run 1:
Design FIR_low_pass_filter, start of the top module:
module FIR_low_pass_filter(
	input clk,
	input rst,
	input [7:0]FIR_IN,
	output reg [16:0]FIR_OUT
);
reg[7:0] delay_pipeline1;
reg[7:0] delay_pipeline2;
reg[7:0] delay_pipeline3;
reg[7:0] delay_pipeline4;
reg[7:0] delay_pipeline5;
reg[7:0] delay_pipeline6;
reg[7:0] delay_pipeline7;
reg[7:0] delay_pipeline8;
reg[7:0] delay_pipeline9;
wire[7:0] coeff1 = 8'd7;	 
wire[7:0] coeff2 = 8'd5;
wire[7:0] coeff3 = 8'd51;
wire[7:0] coeff4 = 8'd135;
wire[7:0] coeff5 = 8'd179;
wire[7:0] coeff6 = 8'd135;
wire[7:0] coeff7 = 8'd51;
wire[7:0] coeff8 = 8'd5;
wire[7:0] coeff9 = 8'd7;
reg signed [16:0] multi_data1 ; 
reg signed [16:0] multi_data2 ;
reg signed [16:0] multi_data3 ;
reg signed [16:0] multi_data4 ;
reg signed [16:0] multi_data5 ;
reg signed [16:0] multi_data6 ;
reg signed [16:0] multi_data7 ;
reg signed [16:0] multi_data8 ;
reg signed [16:0] multi_data9 ;
always@(posedge clk or negedge rst)
if(!rst)
begin
	delay_pipeline1 <= 8'b0 ;
	delay_pipeline2 <= 8'b0 ;
	delay_pipeline3 <= 8'b0 ;
	delay_pipeline4 <= 8'b0 ;
	delay_pipeline5 <= 8'b0 ;
	delay_pipeline6 <= 8'b0 ;
	delay_pipeline7 <= 8'b0 ;
	delay_pipeline8 <= 8'b0 ;
	delay_pipeline9 <= 8'b0 ;
end
else
begin
	delay_pipeline1 <= FIR_IN;
	delay_pipeline2 <= delay_pipeline1 ;
	delay_pipeline3 <= delay_pipeline2 ;
	delay_pipeline4 <= delay_pipeline3 ;
	delay_pipeline5 <= delay_pipeline4 ;
	delay_pipeline6 <= delay_pipeline5 ;
	delay_pipeline7 <= delay_pipeline6 ;
	delay_pipeline8 <= delay_pipeline7 ;
  ...
Size in the first run: ~1600 cells after synthesis, ~200 flip-flops, about 27 I/O pins.
make LEC_CHECK=0 ABC_AREA=1 CAP_MARGIN=20 CORE_MARGIN=2 CORE_UTILIZATION=70 CTS_CLUSTER_DIAMETER=206 PLACE_DENSITY_LB_ADDON=0.09 SLEW_MARGIN=20 finish   # period 3.92 ns
run.sh (not shown) runs the stock make flow with config.mk's settings and CLKGATE_MAP_FILE=.
Run 1: all stages complete, timing, DRC and antenna checks passed
Changes in run 2 relative to run 1:
-- flow/config.mk --
<<< run 1, line 8
export ABC_AREA = 1
>>> run 2, line 8
<<< run 1, line 11
export CORE_UTILIZATION = 70
export CTS_CLUSTER_DIAMETER = 206
export PLACE_DENSITY_LB_ADDON = 0.09
>>> run 2, line 10
export CORE_UTILIZATION = 40
==> flow/constraint.sdc <==
create_clock -name core_clock -period 7.0 [get_ports {clk}]
set_input_delay 1.4000 -clock core_clock [delete_from_list [all_inputs] [get_ports {clk}]]
set_output_delay 1.4000 -clock core_clock [all_outputs]
set_load 0.01 [all_outputs]
Notes after the runs:
Run 1 and run 2 ended up with roughly the same multiplexer share of the synthesized area.
Lower flop share of the area among run 1 and run 2: run 1
Run 2 vs run 1 — Yosys chip area dropped 920 sq um.
Run 2 vs run 1: clock skew down in run 2
Relative to run 2, the following input files were edited for run 3:
-- flow/config.mk --
<<< run 2, line 8
export CAP_MARGIN = 20
>>> run 3, line 8
export CAP_MARGIN = 5
export CELL_PAD_IN_SITES_GLOBAL_PLACEMENT = 0
<<< run 2, line 11
>>> run 3, line 12
export CTS_CLUSTER_DIAMETER = 304
export CTS_CLUSTER_SIZE = 94
export GPL_ROUTABILITY_DRIVEN = 0
export GPL_TIMING_DRIVEN = 0
export SETUP_SLACK_MARGIN = 1.49
## What came out
- The first-iteration DRC count in run 3 sits 7 above the value recorded for run 2.
- Final routed wirelength across all metal layers: run 3 < run 2
- On global-route usage, the higher figure sits with run 2, not run 3.
- Largest net degree at the start of global routing was lower in run 2 than in run 3.
- The final reports for run 3 and run 2 show final critical-path setup slack lower in the former.
- In the flow results for run 3 and run 2, the non-clock buffer count in the final layout is smaller on run 2.
Setup changes, run 3 to run 4
==> flow/config.mk <==
export PLATFORM = sky130hd
export DESIGN_NAME = FIR_low_pass_filter
export DESIGN_NICKNAME = FIR_low_pass_filter
export VERILOG_FILES = /design/flow/design.v
export SDC_FILE = /design/flow/constraint.sdc
export NUM_CORES = 4
export LEC_CHECK = 0
export ABC_AREA = 0
export CAP_MARGIN = 20
export CORE_ASPECT_RATIO = 1.94
export CORE_MARGIN = 2
export CORE_UTILIZATION = 64
export CTS_CLUSTER_DIAMETER = 323
export CTS_CLUSTER_SIZE = 98
export PLACE_DENSITY = 0.41
export SLEW_MARGIN = 0
export TNS_END_PERCENT = 35
==> comparison <==
The time the worst path needs with I/O delays and setup number comes out lower for run 4 vs run 3. Per the comparison of run 4 with run 3, final worst setup slack shows an increase of 0.30 ns; area of the core region shows a reduction of about 38%.
--- input diff run 4..run 5 ---
==> flow/config.mk <==
export PLATFORM = sky130hd
export DESIGN_NAME = FIR_low_pass_filter
export DESIGN_NICKNAME = FIR_low_pass_filter
export VERILOG_FILES = /design/flow/design.v
export SDC_FILE = /design/flow/constraint.sdc
export NUM_CORES = 4
export LEC_CHECK = 0
export CAP_MARGIN = 20
export CORE_MARGIN = 2
export CORE_UTILIZATION = 72
export CTS_CLUSTER_DIAMETER = 391
export CTS_CLUSTER_SIZE = 98
export SLEW_MARGIN = 20
[summary]
- Every run in the comparison, run 4 and run 5, completed the flow with a clean layout.
- Compared with run 4, run 5 shows a higher wire length of the first global-routing pass.
- Changes observed in run 5 relative to run 4: post-layout minimum cycle time grew by 0.049 ns, sequential share of layout area held steady, count of plain and timing-repair buffers held steady.
What run 6 does differently from run 5 at the input level:
-- flow/config.mk --
<<< run 5, line 9
>>> run 6, line 9
export CORE_ASPECT_RATIO = 0.5
<<< run 5, line 10
export CORE_UTILIZATION = 72
export CTS_CLUSTER_DIAMETER = 391
export CTS_CLUSTER_SIZE = 98
>>> run 6, line 11
export CORE_UTILIZATION = 59
export CTS_CLUSTER_DIAMETER = 221
export CTS_CLUSTER_SIZE = 96
export PLACE_DENSITY = 0.41
[summary]
- As far as synthesized cell count goes, run 5 and run 6 are indistinguishable; the numbers are identical.
- The initial core utilization number comes out higher for run 5 vs run 6.
- Run 6 vs run 5 — die outline width climbed by more than half
- met1 track demand over resource in global routing in run 6 is 4.8 points below run 5.
- Min total length of routed wires across run 6 and run 5: run 6
- Compared with run 5, run 6 shows a higher worst slack at placement.
- Between run 6 and run 5, the difference in share of the final layout cell area in sequential cells is negligible.
